## job 101
Design circ, start of the top module:
module circ(clk, reset, pushin, Xin, Rin, pushout, Yout);
input clk,reset,pushin;
input [23:0] Xin,Rin;
output pushout;
output [23:0] Yout;
reg [23:0] Xl,Rl;
reg V1;
reg [47:0] X2,R2,diff,Diff;
reg V2;
reg V3;
reg [24:0] res;
reg [26:0] rv;
always @(posedge(clk) or posedge(reset)) begin
  if(reset) begin
    V1<=0;
    Xl<=0;
    Rl<=0;
  end else begin
    V1<= pushin;
    Xl<= Xin;
    Rl<= Rin;
  end
end
always @(posedge(clk) or posedge(reset)) begin
  if(reset) begin
    V2 <= 0;
    X2 <= 0;
    R2 <= 0;
  end else begin
    V2 <= V1;
    X2 <= Xl*Xl;
    R2 <= Rl*Rl;
  end
end
always @(posedge(clk) or posedge(reset)) begin
 if(reset) begin
  V3 <= 0;
  Diff <= 0;
 end else begin
  V3 <= V2;
  Diff <= R2-X2;
 end
end
integer ix;
always @(*) begin
 res=0;
 rv=0;
 diff=Diff;
 for(ix=0; ix < 24; ix=ix+1) begin 
   rv = { rv[24:0], diff[47:46] };
   diff={ diff[45:0],2'b0};
   if( { 1'b0,res[23:0],2'b1 } <= rv ) begin
     rv=rv - { 1'b0,res[23:0],2'b1 };
     res = { res[23:0],1'b1 };
   end else res= { res[23:0],1'b0 };
 end
end
assign pushout=V3;
assign Yout = res[23:0];
endmodule
make LEC_CHECK=0 ABC_AREA=1 CAP_MARGIN=5 CORE_MARGIN=2 CORE_UTILIZATION=72 CTS_CLUSTER_DIAMETER=397 CTS_CLUSTER_SIZE=36 PLACE_DENSITY=0.66 SETUP_SLACK_MARGIN=-2.0 SLEW_MARGIN=20 finish   # period 45.3 ns
run.sh (not shown) runs the stock make flow with config.mk's settings and CLKGATE_MAP_FILE=.
5_1_grt: job 101 exited with error
Relative to job 101, the following input files were edited for job 102:
- ABC_AREA no longer set, was 1
- SETUP_SLACK_MARGIN no longer set, was -2.0
- CORE_UTILIZATION now 14, was 72
- CAP_MARGIN now 20, was 5
- CTS_CLUSTER_SIZE no longer set, was 36
- PLACE_DENSITY no longer set, was 0.66
- CTS_CLUSTER_DIAMETER no longer set, was 397
- the clock period (ns, I/O delays scaled along) now 124.0, was 45.3
Notes after the runs:
- The run showing the greater die area is job 102.
- On synthesized area, job 102 does better than job 101.
- Compared with job 101, in job 102 buffers inserted during post-CTS setup optimization decreased by 91 relative to the old numbers, cell area after placement decreased by 0.015 mm^2 relative to the old numbers, gate count of the mapped netlist decreased by 2449 relative to the old numbers, area fraction in xor and xnor cells increased by 1.5 points relative to the old numbers, starting utilization of the core area decreased by 58 points relative to the old numbers.
- Higher fraction of the mapped netlist area in compound gates goes to job 102 over job 101.
- Job 102 ran to completion and came out clean on the timing, design-rule and antenna checks.
- In job 102, worst slack after detailed placement is higher than in job 101.
- Number of distinct standard cells referenced by the synthesized netlist, job 102 vs job 101: up by more than half
Inputs modified between job 102 and job 103:
- ABC_AREA newly set to 1
- CTS_CLUSTER_DIAMETER newly set to 344
- HOLD_SLACK_MARGIN newly set to 0.29
- CORE_UTILIZATION changed from 14 to 65
- the clock period (ns, I/O delays scaled along) changed from 124.0 to 43.5
==> results <==
Tool error GRT-0116 stopped job 103 during 5_1_grt; no final results.
The higher number of gates given a new drive strength after cts came out of job 103.
The final reports for job 103 and job 102 show post-synthesis cell area higher in the former.
Taking job 102 as the reference point, the die area of job 103 falls by about 80%.

========
Starting RTL as in the previous note.
clock: 68.3 ns
lec_check: 0
cap_margin: 20
cell_pad_in_sites_detail_placement: 2
cell_pad_in_sites_global_placement: 0
core_aspect_ratio: 1.14
core_margin: 3
core_utilization: 42
cts_cluster_size: 61
gpl_routability_driven: 0
hold_slack_margin: 0.28
max_routing_layer: met4
min_routing_layer: met2
place_density_lb_addon: 0.22
setup_slack_margin: 5.0
slew_margin: 20
tns_end_percent: 45
The baseline stopped in global routing, error GRT-0116.
Next try:
==> flow/config.mk (replaced) <==
export PLATFORM = sky130hd
export DESIGN_NAME = circ
export DESIGN_NICKNAME = circ
export VERILOG_FILES = /design/flow/design.v
export SDC_FILE = /design/flow/constraint.sdc
export NUM_CORES = 4
export LEC_CHECK = 0
export CAP_MARGIN = 20
export CORE_MARGIN = 2
export CORE_UTILIZATION = 68
export SLEW_MARGIN = 20
==> flow/constraint.sdc (replaced) <==
create_clock -name core_clock -period 124.0 [get_ports {clk}]
set_input_delay 24.8000 -clock core_clock [delete_from_list [all_inputs] [get_ports {clk}]]
set_output_delay 24.8000 -clock core_clock [all_outputs]
set_load 0.01 [all_outputs]
Effect: The changed run finished clean; synthesized cell count is unchanged; die area went down by 39%; synthesized area does not change.
Next try:
--- a/flow/config.mk
+++ b/flow/config.mk
@@ -8,4 +8,5 @@
 export CAP_MARGIN = 20
 export CORE_MARGIN = 2
-export CORE_UTILIZATION = 68
-export SLEW_MARGIN = 20
+export CORE_UTILIZATION = 40
+export SLEW_MARGIN = 10
+export TNS_END_PERCENT = 45
==> flow/constraint.sdc (replaced) <==
create_clock -name core_clock -period 80.0 [get_ports {clk}]
set_input_delay 16.0000 -clock core_clock [delete_from_list [all_inputs] [get_ports {clk}]]
set_output_delay 16.0000 -clock core_clock [all_outputs]
set_load 0.01 [all_outputs]
The new run completed with no timing, DRC or antenna violations.
Synthesized cell count does not change.
Sequential cell count does not change.
Worst hold slack degrades by 12 ps.
Global-route usage decreases by 20 points.
Clock-buffer cell count came out higher by 1.
Non-clock buffer count rises by 183.
Design area is higher by a few percent.
Register-to-register slack is worse by 43000 ps.
Setup slack got worse by 18000 ps.
Next try:
--- a/flow/config.mk
+++ b/flow/config.mk
@@ -6,7 +6,12 @@
 export NUM_CORES = 4
 export LEC_CHECK = 0
+export ABC_AREA = 0
 export CAP_MARGIN = 20
+export CELL_PAD_IN_SITES_GLOBAL_PLACEMENT = 1
 export CORE_MARGIN = 2
-export CORE_UTILIZATION = 40
-export SLEW_MARGIN = 10
-export TNS_END_PERCENT = 45
+export CORE_UTILIZATION = 53
+export CTS_CLUSTER_DIAMETER = 333
+export CTS_CLUSTER_SIZE = 99
+export PLACE_DENSITY = 0.86
+export SLEW_MARGIN = 0
+export TNS_END_PERCENT = 5
Outcome: Synthesized cell count is unchanged. Clock-buffer cell count grows by 2. Hold slack improved by 6.2 ps.
Next try:
==> flow/config.mk (replaced) <==
export PLATFORM = sky130hd
export DESIGN_NAME = circ
export DESIGN_NICKNAME = circ
export VERILOG_FILES = /design/flow/design.v
export SDC_FILE = /design/flow/constraint.sdc
export NUM_CORES = 4
export LEC_CHECK = 0
export CAP_MARGIN = 20
export CELL_PAD_IN_SITES_DETAIL_PLACEMENT = 2
export CELL_PAD_IN_SITES_GLOBAL_PLACEMENT = 1
export CORE_MARGIN = 3
export CORE_UTILIZATION = 67
export MIN_ROUTING_LAYER = met2
export SETUP_SLACK_MARGIN = 5.0
export SLEW_MARGIN = 20
export TNS_END_PERCENT = 40
The changed run stopped in detailed placement.
Area after synthesis is unchanged.
Synthesized cell count stays the same.
Die area went down by about a fifth.

========
## P
The RTL this note starts from:
==> flow/design.v <==
`timescale 1ns/10ps
module circ(clk, reset, pushin, Xin, Rin, pushout, Yout);
input clk,reset,pushin;
input [23:0] Xin,Rin;
output pushout;
output [23:0] Yout;
reg [23:0] Xl,Rl;
reg V1;
reg [47:0] X2,R2,diff,Diff;
reg V2;
reg V3;
reg [24:0] res;
reg [26:0] rv;
always @(posedge(clk) or posedge(reset)) begin
  if(reset) begin
    V1<=0;
    Xl<=0;
    Rl<=0;
  end else begin
    V1<= pushin;
    Xl<= Xin;
    Rl<= Rin;
  end
end
always @(posedge(clk) or posedge(reset)) begin
  if(reset) begin
    V2 <= 0;
    X2 <= 0;
    R2 <= 0;
  end else begin
    V2 <= V1;
    X2 <= Xl*Xl;
    R2 <= Rl*Rl;
  end
end
always @(posedge(clk) or posedge(reset)) begin
 if(reset) begin
  V3 <= 0;
  Diff <= 0;
 end else begin
  V3 <= V2;
  Diff <= R2-X2;
 end
end
integer ix;
always @(*) begin
 res=0;
 rv=0;
 diff=Diff;
 for(ix=0; ix < 24; ix=ix+1) begin 
   rv = { rv[24:0], diff[47:46] };
   diff={ diff[45:0],2'b0};
   if( { 1'b0,res[23:0],2'b1 } <= rv ) begin
     rv=rv - { 1'b0,res[23:0],2'b1 };
     res = { res[23:0],1'b1 };
   end else res= { res[23:0],1'b0 };
 end
end
assign pushout=V3;
assign Yout = res[23:0];
endmodule
export LEC_CHECK = 0
export ABC_AREA = 1
export CAP_MARGIN = 5
export CORE_MARGIN = 2
export CORE_UTILIZATION = 72
export CTS_CLUSTER_DIAMETER = 397
export CTS_CLUSTER_SIZE = 77
export HOLD_SLACK_MARGIN = 0.29
export PLACE_DENSITY = 0.66
export SETUP_SLACK_MARGIN = -2.0
export SLEW_MARGIN = 20
create_clock -name core_clock -period 42.8 [get_ports {clk}]
P did not finish; a tool error ended it in global routing (5_1_grt).
Here is what was changed in the inputs of Q compared with P.
- a change of CORE_UTILIZATION from 72 to 60
- a deleted CTS_CLUSTER_DIAMETER that had been 397
- a deleted PLACE_DENSITY that had been 0.66
- a deleted HOLD_SLACK_MARGIN that had been 0.29
- a deleted CTS_CLUSTER_SIZE that had been 77
- a deleted SETUP_SLACK_MARGIN that had been -2.0
- a change of CAP_MARGIN from 5 to 20
- a change of the clock period (ns, I/O delays scaled along) from 42.8 to 61.5
### Flow results
Q against P: fraction of the core area occupied by cells at floorplan decreased by 12 points relative to the old numbers, synthesized flop and latch total closely matched the old numbers, height of the chip increased by 9.4% relative to the old numbers, chip area in the Yosys report closely matched the old numbers.
Q: done, clean on timing, DRC and antenna
Q — floorplan row count 9.3% higher, P as reference

========
Starts from the design.v that is shown in full above.
Settings: LEC_CHECK=0, CAP_MARGIN=20, CELL_PAD_IN_SITES_GLOBAL_PLACEMENT=1, CORE_MARGIN=2, CORE_UTILIZATION=53, CTS_CLUSTER_DIAMETER=237, CTS_CLUSTER_SIZE=46, PLACE_DENSITY_LB_ADDON=0.27, SLEW_MARGIN=0; clock period 80.0 ns.
Next try:
Settings changed: CELL_PAD_IN_SITES_DETAIL_PLACEMENT set to 2, CELL_PAD_IN_SITES_GLOBAL_PLACEMENT 1 to unset, CORE_MARGIN 2 to 3, CORE_UTILIZATION 53 to 67, CTS_CLUSTER_DIAMETER 237 to unset, CTS_CLUSTER_SIZE 46 to unset, PLACE_DENSITY_LB_ADDON 0.27 to unset, SETUP_SLACK_MARGIN set to 5.0, SLEW_MARGIN 0 to 20.
=> The changed run never finished: it broke off in detailed placement; die area is lower by about a fifth; synthesized area does not change; synthesized cell count is unchanged.
Next try:
Settings changed: ABC_AREA set to 0, CELL_PAD_IN_SITES_DETAIL_PLACEMENT 2 to unset, CELL_PAD_IN_SITES_GLOBAL_PLACEMENT set to 1, CORE_MARGIN 3 to 2, CORE_UTILIZATION 67 to 34, CTS_CLUSTER_DIAMETER set to 333, CTS_CLUSTER_SIZE set to 99, PLACE_DENSITY set to 0.83, SETUP_SLACK_MARGIN 5.0 to unset, SLEW_MARGIN 20 to 0.
What happened: This time the run completed without violations. Die area rose by 93%. Synthesized area is unchanged. Synthesized cell count is unchanged.
Next try:
Settings changed: CORE_UTILIZATION 34 to 42, PLACE_DENSITY 0.83 to unset, PLACE_DENSITY_LB_ADDON set to 0.27, TNS_END_PERCENT set to 15.
Effect: Die size shrinks by 19%; clock-buffer cell count stays the same; final area shrinks by 0.83%; routed wire length grows by 2.3%; setup slack is worse by 210 ps; core utilization grows by 8.3 points.
